## snack
module snack(
    input ps2_data,
    input ps2_clk,
    input clk,
    input [1:0] speed_mode,
    input rst_n,
    input key,
    output hsync,
    output vsync,
    output beep,
    output [3:0] vga_r,
    output [3:0] vga_g,
    output [3:0] vga_b
    );
Size in the first run: ~7700 cells after synthesis, roughly 580 flip-flops, roughly 22 I/O pins.
Settings: LEC_CHECK=0, ABC_AREA=1, CAP_MARGIN=30, CELL_PAD_IN_SITES_DETAIL_PLACEMENT=0, CELL_PAD_IN_SITES_GLOBAL_PLACEMENT=0, CORE_MARGIN=2, CORE_UTILIZATION=72, CTS_CLUSTER_SIZE=17, MIN_ROUTING_LAYER=met1, PLACE_DENSITY_LB_ADDON=0.02, SLEW_MARGIN=20; clock period 5.7 ns.
run.sh (not shown) runs the stock make flow with config.mk's settings and CLKGATE_MAP_FILE=.
Then changed:
CAP_MARGIN = 20   (was 30)
CELL_PAD_IN_SITES_DETAIL_PLACEMENT = default   (was 0)
CELL_PAD_IN_SITES_GLOBAL_PLACEMENT = default   (was 0)
CTS_CLUSTER_DIAMETER = 317   (was default)
HOLD_SLACK_MARGIN = 0.29   (was default)
MIN_ROUTING_LAYER = default   (was met1)
PLACE_DENSITY = 0.69   (was default)
PLACE_DENSITY_LB_ADDON = default   (was 0.02)
SETUP_SLACK_MARGIN = -0.38   (was default)
Result:
- synthesized cell count is unchanged
- count of clock-buffer cells in the layout decreases by 37
- non-clock buffer count fell by 5
- worst hold slack got worse by 0.021 ns
- die area does not change
- area after synthesis stays the same
Then changed:
ABC_AREA = default   (was 1)
CTS_CLUSTER_DIAMETER = default   (was 317)
CTS_CLUSTER_SIZE = default   (was 17)
HOLD_SLACK_MARGIN = default   (was 0.29)
PLACE_DENSITY = default   (was 0.69)
SETUP_SLACK_MARGIN = 1.49   (was -0.38)
Effect:
- routed wire length falls slightly
- hold slack is better by 0.024 ns
- combinational power falls by roughly a tenth
- cell count falls by roughly a tenth
- clock power rises by well over a third
Then changed:
CAP_MARGIN = 5   (was 20)
CTS_CLUSTER_SIZE = 56   (was default)
HOLD_SLACK_MARGIN = 0.23   (was default)
PLACE_DENSITY_LB_ADDON = 0.0   (was default)
SETUP_SLACK_MARGIN = 1.7   (was 1.49)
Maximum frequency came out higher by 5.9%. Clock skew came out lower by 0.019 ns. Worst setup slack improves by 0.24 ns. Critical path depth came out higher by 1. Clock power came out lower by about 3%. Power came out lower by 0.86%. Register-to-register slack improves by 0.24 ns.

* * *

snack again, from the RTL that the note above started with.
## snack
module snack(
    input ps2_data,
    input ps2_clk,
    input clk,
    input [1:0] speed_mode,
    input rst_n,
    input key,
    output hsync,
    output vsync,
    output beep,
    output [3:0] vga_r,
    output [3:0] vga_g,
    output [3:0] vga_b
    );
==> flow/config.mk <==
export PLATFORM = sky130hd
export DESIGN_NAME = snack
export DESIGN_NICKNAME = snack
export VERILOG_FILES = /design/flow/design.v
export SDC_FILE = /design/flow/constraint.sdc
export NUM_CORES = 4
export LEC_CHECK = 0
export ABC_AREA = 1
export CAP_MARGIN = 10
export CELL_PAD_IN_SITES_GLOBAL_PLACEMENT = 2
export CORE_ASPECT_RATIO = 0.76
export CORE_MARGIN = 2
export CORE_UTILIZATION = 29
export GPL_TIMING_DRIVEN = 1
export PLACE_DENSITY_LB_ADDON = 0.1
export SLEW_MARGIN = 20
export TNS_END_PERCENT = 70
==> flow/constraint.sdc <==
create_clock -name core_clock -period 18.4 [get_ports {clk}]
set_input_delay 3.6800 -clock core_clock [delete_from_list [all_inputs] [get_ports {clk}]]
set_output_delay 3.6800 -clock core_clock [all_outputs]
set_load 0.01 [all_outputs]
Rerun with:
Settings changed: ABC_AREA 1 to default, CAP_MARGIN 10 to 20, CELL_PAD_IN_SITES_GLOBAL_PLACEMENT 2 to default, CORE_ASPECT_RATIO 0.76 to default, CORE_UTILIZATION 29 to 40, GPL_TIMING_DRIVEN 1 to 0, PLACE_DENSITY_LB_ADDON 0.1 to default, SETUP_SLACK_MARGIN from default to 2.43, TNS_END_PERCENT 70 to default.
Clock period 18.4 ns to 40.0 ns, I/O delays scaled along.
=>
- The changed run completed with no timing, DRC or antenna violations
- design area fell by a few percent
- clock power goes down by well over a third
- area after synthesis shrinks by a few percent
- power goes down by well over a third
- worst setup slack improves by 17000 ps
Rerun with:
Settings changed: ABC_AREA from default to 1, CORE_UTILIZATION 40 to 65, CTS_CLUSTER_SIZE from default to 80, GPL_ROUTABILITY_DRIVEN from default to 0, GPL_TIMING_DRIVEN 0 to default, MAX_ROUTING_LAYER from default to met4, MIN_ROUTING_LAYER from default to met1, SETUP_SLACK_MARGIN 2.43 to 5.0, TNS_END_PERCENT from default to 95.
After rerunning:
- The changed run went through all stages and came out clean
- clock skew decreases by 21 ps
- synthesized area rose by 3.6%
- worst setup slack improved by 84 ps
- critical path depth grows by 2
- design area is lower by about 1.7%
- wire length falls by about 15%
- die area shrinks by 36%
Rerun with:
Settings changed: CORE_UTILIZATION 65 to 68, CTS_CLUSTER_DIAMETER from default to 294, CTS_CLUSTER_SIZE 80 to default, GPL_ROUTABILITY_DRIVEN 0 to default, MAX_ROUTING_LAYER met4 to default, MIN_ROUTING_LAYER met1 to default, SETUP_SLACK_MARGIN 5.0 to default, TNS_END_PERCENT 95 to default.
Clock period 40.0 ns to 20.2 ns, I/O delays scaled along.
Effect:
- count of clock-buffer cells in the layout came out higher by 5
- combinational power is higher by 97%
- cell area went up by 0.34%
- register-to-register slack loses 20000 ps
- routed wire length came out higher by 0.32%

* * *

snack again, from the RTL that the note above started with.
==> flow/design.v (excerpt) <==
module snack(
    input ps2_data,
    input ps2_clk,
    input clk,
    input [1:0] speed_mode,
    input rst_n,
    input key,
    output hsync,
    output vsync,
    output beep,
    output [3:0] vga_r,
    output [3:0] vga_g,
    output [3:0] vga_b
    );
clock: 12.4 ns
lec_check: 0
cap_margin: 20
core_aspect_ratio: 0.75
core_margin: 2
core_utilization: 57
cts_cluster_size: 30
gpl_timing_driven: 1
place_density_lb_addon: 0.09
setup_slack_margin: 3.62
slew_margin: 20
tns_end_percent: 90
Change:
- CORE_ASPECT_RATIO: 0.75 -> unset
- CORE_UTILIZATION: 57 -> 40
- CTS_CLUSTER_SIZE: 30 -> unset
- GPL_TIMING_DRIVEN: 1 -> unset
- PLACE_DENSITY_LB_ADDON: 0.09 -> unset
- SETUP_SLACK_MARGIN: 3.62 -> unset
- TNS_END_PERCENT: 90 -> unset
- clock period: 12.4 -> 10.3 ns (I/O delays scaled with it)
Effect: Die size went up by well over a third; combinational power went up by about a fifth; synthesized cell count is unchanged; worst setup slack loses 2000 ps.
Change:
- CORE_UTILIZATION: 40 -> 72
- PLACE_DENSITY_LB_ADDON: unset -> 0.0
- SETUP_SLACK_MARGIN: unset -> 1.7
- clock period: 10.3 -> 5.7 ns (I/O delays scaled with it)
Outcome:
- synthesized area does not change
- sequential cell count does not change
- synthesized cell count stays the same
- die area fell by well over a third
Change:
- CTS_CLUSTER_SIZE: unset -> 10
- PLACE_DENSITY_LB_ADDON: 0.0 -> unset
- SETUP_SLACK_MARGIN: 1.7 -> 1.69
Clock skew is higher by 17 ps; non-clock buffer count falls by 4; first-iteration DRC count drops by 9.3%; critical path depth rises by 4; total power is lower by 1.4%; utilization barely changes; sequential power hardly moves; via count hardly moves; wire length hardly moves; cell count hardly moves; clock-buffer cell count rises by 14.

* * *

## job 4270
Starting RTL as in the previous note.
Settings: LEC_CHECK=0, ABC_AREA=1, CAP_MARGIN=0, CELL_PAD_IN_SITES_DETAIL_PLACEMENT=1, CELL_PAD_IN_SITES_GLOBAL_PLACEMENT=0, CORE_MARGIN=2, CORE_UTILIZATION=27, CTS_CLUSTER_SIZE=95, GPL_ROUTABILITY_DRIVEN=0, HOLD_SLACK_MARGIN=-0.04, MAX_ROUTING_LAYER=met4, MIN_ROUTING_LAYER=met2, PLACE_DENSITY=0.45, SETUP_SLACK_MARGIN=0.85, SLEW_MARGIN=20, TNS_END_PERCENT=75; clock period 6.78 ns.
Job 4270 went all the way through synthesis, placement and routing and the layout is clean on timing, DRC and antenna.
Changes in job 6169 relative to job 4270:
- clearing SETUP_SLACK_MARGIN, which used to be 0.85
- swapping 27 for 59 in CORE_UTILIZATION
- clearing CELL_PAD_IN_SITES_GLOBAL_PLACEMENT, which used to be 0
- clearing PLACE_DENSITY, which used to be 0.45
- clearing MAX_ROUTING_LAYER, which used to be met4
- clearing CELL_PAD_IN_SITES_DETAIL_PLACEMENT, which used to be 1
- clearing GPL_ROUTABILITY_DRIVEN, which used to be 0
- clearing HOLD_SLACK_MARGIN, which used to be -0.04
- clearing MIN_ROUTING_LAYER, which used to be met2
- clearing ABC_AREA, which used to be 1
- clearing TNS_END_PERCENT, which used to be 75
- clearing CTS_CLUSTER_SIZE, which used to be 95
- swapping 0 for 20 in CAP_MARGIN
- swapping 6.78 for 10.4 in the clock period (ns, I/O delays scaled along)
### Flow results
Sort job 6169 and job 4270 by final non-filler cell total, ascending, and job 6169 comes first. From job 6169 to job 4270, count of final setup violators did not move at all. Against job 4270, job 6169 reports a clock network fraction of design power that is lower. Side by side, sum of internal, switching and leakage power turned out lower in job 6169 than in job 4270. The final reports for job 6169 and job 4270 show final standard cell area without fillers lower in the former. Summary of job 6169 over job 4270: synthesized cell count down 1040, post-layout period usage of the worst path down 16 points, detailed-route wire length down 51000 µm.
For job 7770, these inputs were changed with respect to job 6169:
- CORE_UTILIZATION changed from 59 to 40
- the clock period (ns, I/O delays scaled along) changed from 10.4 to 40.0
[summary]
- Re post-layout period usage of the worst path: job 6169 and job 7770 aren't equal, and the lower value belongs to job 7770.
diff inputs: job 7770 => job 5874
- swapping 40.0 for 8.48 in the clock period (ns, I/O delays scaled along)
Results
| share of cell area taken by flip-flops and latches | job 7770 vs job 5874 | ≈ equal |
Diff job 7770 -> job 5874: final clock period utilization by the worst path up 27 points, total power draw went up.
Power figures rest on the tool's default switching activity, not on a simulated workload.
